== lane 1 ==
==> flow/design.v <==
`timescale 1ns / 1ps
module Cordic_Machine(clock_pulse, reset, x_input, y_input, z_input, x_output, y_output, z_output, flag);
	input clock_pulse;
	input reset;  
	parameter fractional_bit = 22;
	parameter iteration_number = 22;
	input signed [fractional_bit+2:0] x_input;
	input signed [fractional_bit+2:0] y_input;
	input signed [fractional_bit+2:0] z_input;
	output signed [fractional_bit+2:0] x_output;
	output signed [fractional_bit+2:0] y_output;
	output signed [fractional_bit+2:0] z_output;
	output flag;  
	reg signed [fractional_bit+2:0] x_temp_result;
	reg signed [fractional_bit+2:0] y_temp_result;
	reg signed [fractional_bit+2:0] z_temp_result;
	reg [5:0] counter;  
	wire signed [fractional_bit+2:0] LUT_Atan [0:iteration_number];
	assign LUT_Atan[00] = 25'b000_0010000000000000000000;    
	assign LUT_Atan[01] = 25'b000_0001001011100100000000;   
	assign LUT_Atan[02] = 25'b000_0000100111111011001110;  
	assign LUT_Atan[03] = 25'b000_0000010100010001000100;
	assign LUT_Atan[04] = 25'b000_0000001010001011000011;
	assign LUT_Atan[05] = 25'b000_0000000101000101110101;
	assign LUT_Atan[06] = 25'b000_0000000010100010111101;
	assign LUT_Atan[07] = 25'b000_0000000001010001011111;
	assign LUT_Atan[08] = 25'b000_0000000000101000101111;
	assign LUT_Atan[09] = 25'b000_0000000000010100010111;
	assign LUT_Atan[10] = 25'b000_0000000000001010001011;
	assign LUT_Atan[11] = 25'b000_0000000000000101000101;
	assign LUT_Atan[12] = 25'b000_0000000000000010100010;
	assign LUT_Atan[13] = 25'b000_0000000000000001010001;
	assign LUT_Atan[14] = 25'b000_0000000000000000101000;
	assign LUT_Atan[15] = 25'b000_0000000000000000010100;
	assign LUT_Atan[16] = 25'b000_0000000000000000001010;
	assign LUT_Atan[17] = 25'b000_0000000000000000000101;
	assign LUT_Atan[18] = 25'b000_0000000000000000000010;
	assign LUT_Atan[19] = 25'b000_0000000000000000000001;
	assign LUT_Atan[20] = 25'b000_0000000000000000000000;
	assign LUT_Atan[21] = 25'b000_0000000000000000000000;
	assign LUT_Atan[22] = 25'b000_0000000000000000000000;
	always @(posedge clock_pulse) 
		begin
			if (reset)
				begin
					counter <= 0;
				end
			else if (counter == 0) 
				begin
					x_temp_result <= x_input;
					y_temp_result <= y_input;
					z_temp_result <= z_input;
					counter <= counter +1;
				end
			else 
				begin
					x_temp_result <= z_temp_result[fractional_bit+2] ? x_temp_result + (y_temp_result >>> (counter-1))
																					 : x_temp_result - (y_temp_result >>> (counter-1));
					y_temp_result <= z_temp_result[fractional_bit+2] ? y_temp_result - (x_temp_result >>> (counter-1))
																					 : y_temp_result + (x_temp_result >>> (counter-1));
					z_temp_result <= z_temp_result[fractional_bit+2] ? z_temp_result + LUT_Atan[counter-1]
																					 : z_temp_result - LUT_Atan[counter-1];
					counter <= (counter + 1) % (iteration_number);
				end
		end
	assign flag  = (counter == iteration_number-1) ? 1: 0;
	assign x_output = x_temp_result;
	assign y_output = y_temp_result;
	assign z_output = z_temp_result;
endmodule
==> flow/config.mk <==
export PLATFORM = sky130hd
export DESIGN_NAME = Cordic_Machine
export DESIGN_NICKNAME = Cordic_Machine
export VERILOG_FILES = /design/flow/design.v
export SDC_FILE = /design/flow/constraint.sdc
export NUM_CORES = 4
export LEC_CHECK = 0
export ABC_AREA = 1
export CAP_MARGIN = 20
export CORE_MARGIN = 2
export CORE_UTILIZATION = 55
export CTS_CLUSTER_DIAMETER = 371
export CTS_CLUSTER_SIZE = 98
export SLEW_MARGIN = 20
export TNS_END_PERCENT = 10
==> flow/constraint.sdc <==
create_clock -name core_clock -period 4.61 [get_ports {clock_pulse}]
set_input_delay 0.9220 -clock core_clock [delete_from_list [all_inputs] [get_ports {clock_pulse}]]
set_output_delay 0.9220 -clock core_clock [all_outputs]
set_load 0.01 [all_outputs]
run.sh (not shown) runs the stock make flow with config.mk's settings and CLKGATE_MAP_FILE=.
Lane 1: all stages done; final checks FAILED (negative setup slack).
Inputs modified between lane 1 and lane 2:
==> flow/config.mk <==
export PLATFORM = sky130hd
export DESIGN_NAME = Cordic_Machine
export DESIGN_NICKNAME = Cordic_Machine
export VERILOG_FILES = /design/flow/design.v
export SDC_FILE = /design/flow/constraint.sdc
export NUM_CORES = 4
export LEC_CHECK = 0
export CAP_MARGIN = 20
export CORE_MARGIN = 2
export CORE_UTILIZATION = 63
export CTS_CLUSTER_SIZE = 61
export SLEW_MARGIN = 20
export TNS_END_PERCENT = 5
==> flow/constraint.sdc <==
create_clock -name core_clock -period 5.69 [get_ports {clock_pulse}]
set_input_delay 1.1380 -clock core_clock [delete_from_list [all_inputs] [get_ports {clock_pulse}]]
set_output_delay 1.1380 -clock core_clock [all_outputs]
set_load 0.01 [all_outputs]
Results
Lane 2 completed end to end; final checks failed (negative setup slack). Compared lane 2 vs lane 1, and vertical die size is down in lane 2. Taking lane 1 as the reference, in lane 2 met1 layer wirelength in the final routing lost about 20%; global-route track usage on met3 shows an increase of 6.1 points; chip area estimate from yosys synthesis decreased about 0.9%. Lane 2 against lane 1; design area is down by more than 10%. Going from lane 1 to lane 2, the final critical path time including I/O delays and setup was found to have gone up by 0.66 ns. Main logic family after synthesis: simple AND/OR/NAND/NOR gates -> lane 1, AND-OR/OR-AND gates -> lane 2. In the floorplan summary, lane 2 is listed with a die area less than that of lane 1.

// Cordic_Machine: RTL as listed in full above, without the edits since
==> flow/config.mk <==
export PLATFORM = sky130hd
export DESIGN_NAME = Cordic_Machine
export DESIGN_NICKNAME = Cordic_Machine
export VERILOG_FILES = /design/flow/design.v
export SDC_FILE = /design/flow/constraint.sdc
export NUM_CORES = 4
export LEC_CHECK = 0
export CAP_MARGIN = 20
export CORE_MARGIN = 2
export CORE_UTILIZATION = 44
export SLEW_MARGIN = 20
==> flow/constraint.sdc <==
create_clock -name core_clock -period 4.61 [get_ports {clock_pulse}]
set_input_delay 0.9220 -clock core_clock [delete_from_list [all_inputs] [get_ports {clock_pulse}]]
set_output_delay 0.9220 -clock core_clock [all_outputs]
set_load 0.01 [all_outputs]
The baseline completed and failed the layout checks on setup timing.
Edit:
CORE_UTILIZATION = 57   (was 44)
CTS_CLUSTER_SIZE = 58   (was unset)
SETUP_SLACK_MARGIN = 1.36   (was unset)
clock period = 4.86 ns   (was 4.61 ns; I/O delays follow)
With this change the flow died in global routing (5_1_grt) on GRT-0232; synthesized area is unchanged; die size goes down by 22%; synthesized cell count does not change.
Edit:
CORE_UTILIZATION = 66   (was 57)
CTS_CLUSTER_SIZE = 61   (was 58)
HOLD_SLACK_MARGIN = -0.05   (was unset)
SETUP_SLACK_MARGIN = unset   (was 1.36)
TNS_END_PERCENT = 5   (was unset)
clock period = 5.33 ns   (was 4.86 ns; I/O delays follow)
Effect:
- The new run died in global routing (5_1_grt)
- synthesized area does not change
- die size drops by 13%
- synthesized cell count stays the same
Edit:
CORE_UTILIZATION = 57   (was 66)
CTS_CLUSTER_SIZE = 58   (was 61)
HOLD_SLACK_MARGIN = unset   (was -0.05)
SETUP_SLACK_MARGIN = -0.43   (was unset)
TNS_END_PERCENT = unset   (was 5)
clock period = 4.21 ns   (was 5.33 ns; I/O delays follow)
Outcome:
- The changed run died in global routing (5_1_grt), error GRT-0232
- synthesized cell count stays the same
- die size rose by 15%
- area after synthesis does not change
Edit:
ABC_AREA = 1   (was unset)
CORE_MARGIN = 5   (was 2)
CORE_UTILIZATION = 24   (was 57)
CTS_CLUSTER_SIZE = unset   (was 58)
SETUP_SLACK_MARGIN = -0.05   (was -0.43)
clock period = 4.98 ns   (was 4.21 ns; I/O delays follow)
Effect: With this change the flow produced a clean layout. Synthesized area rose slightly. Die area rose by well over a third. Synthesized cell count increases by well over a third.

Starts from the design.v that is shown in full above.
==> flow/config.mk <==
export PLATFORM = sky130hd
export DESIGN_NAME = Cordic_Machine
export DESIGN_NICKNAME = Cordic_Machine
export VERILOG_FILES = /design/flow/design.v
export SDC_FILE = /design/flow/constraint.sdc
export NUM_CORES = 4
export LEC_CHECK = 0
export ABC_AREA = 0
export CAP_MARGIN = 20
export CORE_MARGIN = 2
export CORE_UTILIZATION = 72
export CTS_CLUSTER_DIAMETER = 337
export CTS_CLUSTER_SIZE = 21
export HOLD_SLACK_MARGIN = 0.26
export PLACE_DENSITY_LB_ADDON = 0.08
export SETUP_SLACK_MARGIN = 1.33
export SLEW_MARGIN = 20
==> flow/constraint.sdc <==
create_clock -name core_clock -period 4.45 [get_ports {clock_pulse}]
set_input_delay 0.8900 -clock core_clock [delete_from_list [all_inputs] [get_ports {clock_pulse}]]
set_output_delay 0.8900 -clock core_clock [all_outputs]
set_load 0.01 [all_outputs]
The first run failed in 3_5_place_dp.
Change:
Settings changed: ABC_AREA 0 to unset, CORE_UTILIZATION 72 to 40, CTS_CLUSTER_DIAMETER 337 to unset, CTS_CLUSTER_SIZE 21 to unset, HOLD_SLACK_MARGIN 0.26 to unset, PLACE_DENSITY_LB_ADDON 0.08 to unset, SETUP_SLACK_MARGIN 1.33 to unset.
Clock period 4.45 ns to 6.0 ns, I/O delays scaled along.
Outcome: The new run finished with timing, DRC and antenna clean. Synthesized cell count is unchanged. Die area rose by 77%. Synthesized area is unchanged.
Change:
Settings changed: ABC_AREA set to 1, CORE_ASPECT_RATIO set to 0.5, CORE_UTILIZATION 40 to 69, CTS_CLUSTER_DIAMETER set to 274, CTS_CLUSTER_SIZE set to 39, HOLD_SLACK_MARGIN set to -0.02, SETUP_SLACK_MARGIN set to -0.56, TNS_END_PERCENT set to 40.
The new run reached the layout checks and failed them: negative setup slack. Final cell count rises by roughly a tenth. Hold slack improved by 71 ps. First-iteration DRC count rises by well over a third. Routed wire length came out lower by roughly a tenth. Area after synthesis came out higher slightly. Via count rose by about a fifth. Die size shrinks by well over a third.
Change:
Settings changed: ABC_AREA 1 to 0, CORE_ASPECT_RATIO 0.5 to unset, CTS_CLUSTER_DIAMETER 274 to unset, CTS_CLUSTER_SIZE 39 to unset, HOLD_SLACK_MARGIN -0.02 to unset, PLACE_DENSITY set to 0.39, SETUP_SLACK_MARGIN -0.56 to unset, TNS_END_PERCENT 40 to unset.
Clock period 6.0 ns to 3.49 ns, I/O delays scaled along.
Effect: With this change the flow failed in 3_5_place_dp. Die area went down by 1.3%. Synthesized area went down by 0.95%. Synthesized cell count went down by 28%.
Change:
Settings changed: CORE_UTILIZATION 69 to 49, PLACE_DENSITY 0.39 to unset, SETUP_SLACK_MARGIN set to -0.05.
Clock period 3.49 ns to 4.98 ns, I/O delays scaled along.
After rerunning:
- The changed run ran to the end with violations: negative setup slack
- synthesized area stays the same
- synthesized cell count does not change
- die size rises by 40%

Starts from the design.v that is shown in full above.
clock: 4.45 ns
lec_check: 0
abc_area: 0
cap_margin: 20
core_margin: 2
core_utilization: 72
cts_cluster_diameter: 337
cts_cluster_size: 21
setup_slack_margin: 1.33
slew_margin: 20
The baseline died in detailed placement (DPL-0038).
Next try:
Settings changed: ABC_AREA 0 to not set, CORE_UTILIZATION 72 to 32, CTS_CLUSTER_DIAMETER 337 to not set, CTS_CLUSTER_SIZE 21 to not set, SETUP_SLACK_MARGIN 1.33 to not set.
Clock period 4.45 ns to 5.86 ns, I/O delays scaled along.
Result: Now the flow completed without violations; die area went up by 120%; synthesized cell count is unchanged; area after synthesis stays the same.
Next try:
Settings changed: ABC_AREA set to 0, CORE_UTILIZATION 32 to 57, CTS_CLUSTER_SIZE set to 40, SETUP_SLACK_MARGIN set to -0.05, TNS_END_PERCENT set to 5.
Clock period 5.86 ns to 4.98 ns, I/O delays scaled along.
With this change the flow reached the layout checks and failed them: negative setup slack.
Utilization came out higher by 42 points.
Design area came out higher by roughly a tenth.
Fmax grows slightly.
Final cell count is higher slightly.
Die size went down by well over a third.
Sequential share of layout area fell by 1.4 points.
Next try:
Settings changed: CORE_UTILIZATION 57 to 60, CTS_CLUSTER_SIZE 40 to 68, HOLD_SLACK_MARGIN set to -0.09, TNS_END_PERCENT 5 to not set.
What happened: This time the run stopped in global routing on GRT-0116; die area decreases by a few percent; area after synthesis stays the same; synthesized cell count is unchanged.
Next try:
Settings changed: CORE_UTILIZATION 60 to 58, CTS_CLUSTER_SIZE 68 to 80, HOLD_SLACK_MARGIN -0.09 to not set, TNS_END_PERCENT set to 5.
This time the run completed and failed the layout checks on negative setup slack.
Die area climbs by 3.4%.
Synthesized area is unchanged.
Synthesized cell count stays the same.

## onyx
RTL: the design.v shown in full above, as it stands there.
==> flow/config.mk <==
export PLATFORM = sky130hd
export DESIGN_NAME = Cordic_Machine
export DESIGN_NICKNAME = Cordic_Machine
export VERILOG_FILES = /design/flow/design.v
export SDC_FILE = /design/flow/constraint.sdc
export NUM_CORES = 4
export LEC_CHECK = 0
export ABC_AREA = 0
export CAP_MARGIN = 20
export CORE_MARGIN = 2
export CORE_UTILIZATION = 72
export CTS_CLUSTER_DIAMETER = 337
export CTS_CLUSTER_SIZE = 21
export HOLD_SLACK_MARGIN = 0.27
export PLACE_DENSITY_LB_ADDON = 0.07
export SETUP_SLACK_MARGIN = 1.33
export SLEW_MARGIN = 20
==> flow/constraint.sdc <==
create_clock -name core_clock -period 4.45 [get_ports {clock_pulse}]
set_input_delay 0.8900 -clock core_clock [delete_from_list [all_inputs] [get_ports {clock_pulse}]]
set_output_delay 0.8900 -clock core_clock [all_outputs]
set_load 0.01 [all_outputs]
onyx failed in 3_5_place_dp with DPL-0038.
Relative to onyx, the following input files were edited for quartz:
- CORE_UTILIZATION changed from 72 to 55
- HOLD_SLACK_MARGIN removed (was 0.27)
- PLACE_DENSITY_LB_ADDON removed (was 0.07)
- CTS_CLUSTER_SIZE removed (was 21)
- SETUP_SLACK_MARGIN changed from 1.33 to -0.05
- CTS_CLUSTER_DIAMETER removed (was 337)
- the clock period (ns, I/O delays scaled along) changed from 4.45 to 4.98
Results
STATUS run=quartz STAGES=ALL_DONE FINAL_CHECKS=FAILED CAUSE=setup timing. Comparing quartz with onyx, the synthesized area came out essentially unchanged. quartz against onyx; routability congestion estimate is down by more than 10%. Number of I/O pins came out exactly the same in quartz and onyx. Taking onyx as the reference, in quartz die span in y up about 14%, overall die area +30%, port buffer count held steady, synthesized cell count barely changed, number of placement rows rose about 15%. As of quartz, x dimension of the die had risen by more than 10% compared to onyx.
What cedar does differently from quartz at the input level:
- MAX_ROUTING_LAYER: unset -> met4
- TNS_END_PERCENT: unset -> 5
- CTS_CLUSTER_SIZE: unset -> 40
- CORE_UTILIZATION: 55 -> 61
- CTS_CLUSTER_DIAMETER: unset -> 28
Findings:
STATUS run=quartz STAGES=ALL_DONE FINAL_CHECKS=FAILED CAUSE=setup timing
5_1_grt: cedar exited with error
Comparing cedar against quartz, there is no change at all in xor/xnor cell area share of the yosys netlist.
From cedar to quartz, share of async-settable or async-resettable flops after synthesis did not move at all.
The higher detailed-placement wirelength estimate of cedar and quartz is in quartz.
Die boundary width for cedar: about 5% down relative to quartz
Post-synthesis register bit count came out exactly the same in cedar and quartz.
The number of rows created at floorplan in cedar sits 3 below the value recorded for quartz.
Compared with quartz, in cedar cell area reported after detailed placement fell 2.0%, post-synthesis mux area share about even.
The inputs of sierra differ from those of cedar as listed below.
- PLACE_DENSITY: unset -> 0.91
- CTS_CLUSTER_DIAMETER: 28 -> unset
- TNS_END_PERCENT: 5 -> unset
- MAX_ROUTING_LAYER: met4 -> unset
- CORE_MARGIN: 2 -> 5
- ABC_AREA: 0 -> 1
- CTS_CLUSTER_SIZE: 40 -> unset
- SETUP_SLACK_MARGIN: -0.05 -> -0.25
- CORE_UTILIZATION: 61 -> 24
Results
STATUS run=sierra STAGES=ALL_DONE FINAL_CHECKS=FAILED CAUSE=setup timing
As of sierra, die width had risen by more than half compared to cedar.
Chip area in the Yosys report (sierra vs. cedar) increases slightly
The core area in sierra was higher than what cedar gave.
Area of the mapped netlist: sierra vs cedar up 120 µm²
Delta(cell area reported after detailed placement, sierra - cedar) < 0
Cmp sierra and cedar / total die size / higher: sierra
